## SP
module SP(
	clk,
	rst_n,
	in_valid,
	in_data,
	in_mode,
	out_valid,
	out_data
);
clock: 7.12 ns
lec_check: 0
cap_margin: 20
cell_pad_in_sites_detail_placement: 0
core_aspect_ratio: 0.86
core_margin: 2
core_utilization: 72
cts_cluster_size: 28
place_density_lb_addon: 0.0
setup_slack_margin: 2.03
slew_margin: 20
tns_end_percent: 60
run.sh (not shown) runs the stock make flow with config.mk's settings and CLKGATE_MAP_FILE=.
The starting point completed and failed the layout checks on setup timing.
Rerun with:
CORE_ASPECT_RATIO = 0.67   (was 0.86)
CORE_UTILIZATION = 62   (was 72)
HOLD_SLACK_MARGIN = 0.22   (was not set)
PLACE_DENSITY_LB_ADDON = 0.04   (was 0.0)
SETUP_SLACK_MARGIN = not set   (was 2.03)
clock period = 11.9 ns   (was 7.12 ns; I/O delays follow)
The new run ran to the end with no violations.
Maximum frequency shrinks by 16%.
Clock-buffer cell count went down by 5.
Final cell count decreases by 5.9%.
Clock skew came out lower by 0.0099 ns.
Utilization drops by 21 points.
Wire length went down by 7.8%.
Setup slack improves by 3.3 ns.
Area after synthesis does not change.
Rerun with:
CORE_UTILIZATION = 70   (was 62)
SETUP_SLACK_MARGIN = 2.11   (was not set)
clock period = 7.95 ns   (was 11.9 ns; I/O delays follow)
=>
- synthesized cell count does not change
- setup slack got worse by 2.5 ns
- cell area is higher by 9.6%
- worst hold slack is worse by 0.0088 ns
- final cell count rises by 3.9%
- fmax increases by 19%
- synthesized area stays the same
Rerun with:
CELL_PAD_IN_SITES_DETAIL_PLACEMENT = not set   (was 0)
CORE_ASPECT_RATIO = not set   (was 0.67)
CORE_UTILIZATION = 56   (was 70)
CTS_CLUSTER_SIZE = not set   (was 28)
HOLD_SLACK_MARGIN = not set   (was 0.22)
PLACE_DENSITY_LB_ADDON = not set   (was 0.04)
SETUP_SLACK_MARGIN = not set   (was 2.11)
TNS_END_PERCENT = not set   (was 60)
clock period = 4.82 ns   (was 7.95 ns; I/O delays follow)
=> Now the flow finished with setup timing left. Fmax rose by 5.2%. Via count fell by 2.2%. Worst hold slack loses 0.11 ns. Utilization fell by 8.1 points. Worst setup slack loses 2.7 ns.
Rerun with:
CORE_UTILIZATION = 40   (was 56)
PLACE_DENSITY = 0.77   (was not set)
SETUP_SLACK_MARGIN = 1.45   (was not set)
clock period = 5.03 ns   (was 4.82 ns; I/O delays follow)
After rerunning:
- The changed run reached the layout checks and failed them: setup timing
- clock-buffer cell count went down by 8
- design area rises slightly
- maximum frequency hardly moves
- combinational power drops by a few percent
- sequential power is lower by a few percent

---

SP again, from the RTL that the note above started with.
export LEC_CHECK = 0
export ABC_AREA = 1
export CAP_MARGIN = 25
export CELL_PAD_IN_SITES_DETAIL_PLACEMENT = 1
export CORE_MARGIN = 6
export CORE_UTILIZATION = 40
export CTS_CLUSTER_DIAMETER = 275
export CTS_CLUSTER_SIZE = 100
export GPL_ROUTABILITY_DRIVEN = 0
export GPL_TIMING_DRIVEN = 0
export HOLD_SLACK_MARGIN = 0.18
export MAX_ROUTING_LAYER = met4
export MIN_ROUTING_LAYER = met2
export PLACE_DENSITY = 0.77
export SETUP_SLACK_MARGIN = -0.53
export SLEW_MARGIN = 20
export TNS_END_PERCENT = 15
create_clock -name core_clock -period 7.31 [get_ports {clk}]
The baseline ended with an error in 5_1_grt on GRT-0116.
Rerun with:
ABC_AREA = not set   (was 1)
CAP_MARGIN = 20   (was 25)
CELL_PAD_IN_SITES_DETAIL_PLACEMENT = not set   (was 1)
CORE_MARGIN = 2   (was 6)
CORE_UTILIZATION = 66   (was 40)
CTS_CLUSTER_DIAMETER = not set   (was 275)
CTS_CLUSTER_SIZE = not set   (was 100)
GPL_ROUTABILITY_DRIVEN = not set   (was 0)
GPL_TIMING_DRIVEN = not set   (was 0)
HOLD_SLACK_MARGIN = not set   (was 0.18)
MAX_ROUTING_LAYER = not set   (was met4)
MIN_ROUTING_LAYER = not set   (was met2)
PLACE_DENSITY = not set   (was 0.77)
SETUP_SLACK_MARGIN = not set   (was -0.53)
TNS_END_PERCENT = not set   (was 15)
clock period = 8.53 ns   (was 7.31 ns; I/O delays follow)
Outcome: This time the run produced a clean layout. Die area fell by 42%. Area after synthesis falls by 2.1%. Synthesized cell count decreases by 16%.
Rerun with:
CORE_UTILIZATION = 40   (was 66)
clock period = 9.0 ns   (was 8.53 ns; I/O delays follow)
Result:
- final area goes up by 1.5%
- routed wire length goes up by 8.5%
- synthesized cell count stays the same
- sequential power goes down by about 4%
- setup slack is better by 0.22 ns
- hold slack barely changes
Rerun with:
clock period = 9.72 ns   (was 9.0 ns; I/O delays follow)
- The changed run completed with no timing, DRC or antenna violations
- total power shrinks by a few percent
- clock power came out lower by a few percent
- sequential share of layout area barely changes
- final area went down slightly
- register-to-register slack improves by 0.41 ns
- clock skew grows by 0.015 ns
- non-clock buffer count is lower by 49
- critical path depth grows by 9
- setup slack is better by 0.41 ns
Rerun with:
CORE_UTILIZATION = 70   (was 40)
MAX_ROUTING_LAYER = met4   (was not set)
SETUP_SLACK_MARGIN = 1.8   (was not set)
clock period = 6.48 ns   (was 9.72 ns; I/O delays follow)
Result: Now the flow did not get past 5_1_grt on ODB-0269; die size decreases by well over a third; synthesized area is unchanged; synthesized cell count is unchanged.
Power figures rest on the tool's default switching activity, not on a simulated workload.
